Setup of job 101:
## bellmanford
module bellmanford (reset, clock, GMAR1, GMDR1, GMAR2, GMDR2, IMAR, IMDR, WMAR1, WMAR2, WMDR1, WMDR2, WMWDR, WMWAR, WMWE, OMAR, OMDR, OMWAR, OMWDR, OMWE, NegCycle, Finish);
input clock,reset;
output reg [12:0] GMAR1;
input wire [127:0] GMDR1;
output reg [12:0] GMAR2;
input wire [127:0] GMDR2;
output reg [12:0] IMAR;
input wire [7:0] IMDR;
output reg [12:0] WMAR1;
input wire [127:0] WMDR1;
output reg [12:0] WMAR2;
input wire [127:0] WMDR2;
output reg [12:0] WMWAR;
output reg [127:0] WMWDR;
output reg WMWE;
output wire [12:0] OMAR;
output wire [15:0] OMDR;
assign OMAR = 13'b0;
assign OMDR = 16'b0;
output reg [12:0] OMWAR;
output reg [15:0] OMWDR;
output reg OMWE;
output reg NegCycle;
output reg Finish;
parameter [4:0]  
Init    = 4'b0000,
Init1   = 4'b0001,
Init2   = 4'b0010,
Init3   = 4'b0011,
Upd_S   = 4'b0100,
Upd_D   = 4'b0101, 
BFA1    = 4'b0110,
BFA_Stall1 = 4'b0111,
BFA2    = 4'b1000,
BFA_Stall2    = 4'b1001,
BFA3    = 4'b1010,
BFA_Stall3 = 4'b1011,
BFA4    = 4'b1100,
BFA5    = 4'b1101,
BFA_Stall4 = 4'b1110,
BFA6    = 4'b1111,
OP1     = 5'b10000,
OP_Stall1 = 5'b10001,
OP2     = 5'b10010,
OP3     = 5'b10011,
OP4     = 5'b10100,
OP_Stall2 = 5'b10101,
Refresh1 = 5'b10110,
Refresh2 = 5'b10111,
End1 = 5'b11000,
End2 = 5'b11001,
End3 = 5'b11010;
reg [127:0] GMDR1_reg;
reg [127:0] GMDR2_reg;
reg [7:0] IMDR_reg;
reg [127:0] WMDR1_reg;
reg [127:0] WMDR2_reg;
always@(posedge clock)
begin
    GMDR1_reg <= GMDR1;
    GMDR2_reg <= GMDR2;
    IMDR_reg <= IMDR;
    WMDR1_reg <= WMDR1;
    WMDR2_reg <= WMDR2;
end
reg [7:0] NumNodes;
reg [7:0] NodeCounter;
reg [7:0] Ureg;
reg [7:0] NumLinks;
reg [7:0] LinkCounter;
reg [7:0] Vreg[0:8];
reg signed [7:0] Wreg[0:8];
reg signed [7:0] NewWeight;
reg [7:0] Sub;
reg BFA_flag;
reg signed [7:0] DistU;
reg First_Node;
  ...
For scale: ~2400 cells after synthesis, roughly 560 flip-flops, ~25000 um2 of cells after synthesis.
==> flow/config.mk <==
export PLATFORM = sky130hd
export DESIGN_NAME = bellmanford
export DESIGN_NICKNAME = bellmanford
export VERILOG_FILES = /design/flow/design.v
export SDC_FILE = /design/flow/constraint.sdc
export NUM_CORES = 4
export LEC_CHECK = 0
export CAP_MARGIN = 20
export CORE_MARGIN = 2
export CORE_UTILIZATION = 59
export CTS_CLUSTER_SIZE = 14
export SETUP_SLACK_MARGIN = 0.64
export SLEW_MARGIN = 20
==> flow/constraint.sdc <==
create_clock -name core_clock -period 2.56 [get_ports {clock}]
set_input_delay 0.5120 -clock core_clock [delete_from_list [all_inputs] [get_ports {clock}]]
set_output_delay 0.5120 -clock core_clock [all_outputs]
set_load 0.01 [all_outputs]
run.sh (not shown) runs the stock make flow with config.mk's settings and CLKGATE_MAP_FILE=.
Job 101 did not finish; a tool error ended it in I/O pin placement.
Setup changes, job 101 to job 102
- SETUP_SLACK_MARGIN removed (was 0.64)
- CORE_UTILIZATION changed from 59 to 40
- CTS_CLUSTER_SIZE removed (was 14)
- the clock period (ns, I/O delays scaled along) changed from 2.56 to 5.0
## What came out
Job 102 completed end to end with timing, DRC and antenna clean.
Die area ends up lower on job 101.
Share of synthesized cell area in and-or and or-and compound cells: job 102 vs job 101 identical
Sequential-to-total area share from yosys stat: job 101 vs job 102 identical
Diff job 102 and job 101: starting density of the core lower in job 102
Summary of job 102 over job 101: tally of unique sky130hd cells used after synthesis flat, combined area of all synthesized cells flat.
> inputs changed (job 102 -> job 103)
- CORE_ASPECT_RATIO: unset -> 0.69
- CORE_MARGIN: 2 -> 7
Findings:
- Job 102 -> job 103: detailed-routed wire length on met2 decreased by a little under 10%
- Going from job 102 to job 103, max-slew headroom at the worst pin shrank by 7.5 points; sum of routed wire length over all layers grew by 1.5%; synthesized area held steady.
- Final worst-path setup slack improves in job 103 relative to job 102.
- Job 103 — part of the power in combinational logic 0.2 points higher, job 102 as reference
- Job 103 consumes less power than job 102 does.
> inputs changed (job 103 -> job 104)
- SETUP_SLACK_MARGIN: unset -> 0.65
- CORE_MARGIN: 7 -> 2
- CORE_ASPECT_RATIO: 0.69 -> unset
- the clock period (ns, I/O delays scaled along): 5.0 -> 2.37
==> comparison <==
Clock-buffer cell count: job 104 vs job 103 up about 6%
Job 103 ended up with fewer cell instances than job 104 did.
Out of job 104 and job 103, the only run to close with the timing, DRC and antenna checks passing was job 103.
The run with more setup slack is job 103; job 104 has less.
Going from job 103 to job 104, total count of hold-check failures in the final report comparable; routed length on met1 now smaller; wire length per cell after detailed routing now smaller; delay of the slowest cell on the worst path comparable.
No activity file was given, so power comes from the tool's default toggle rates.
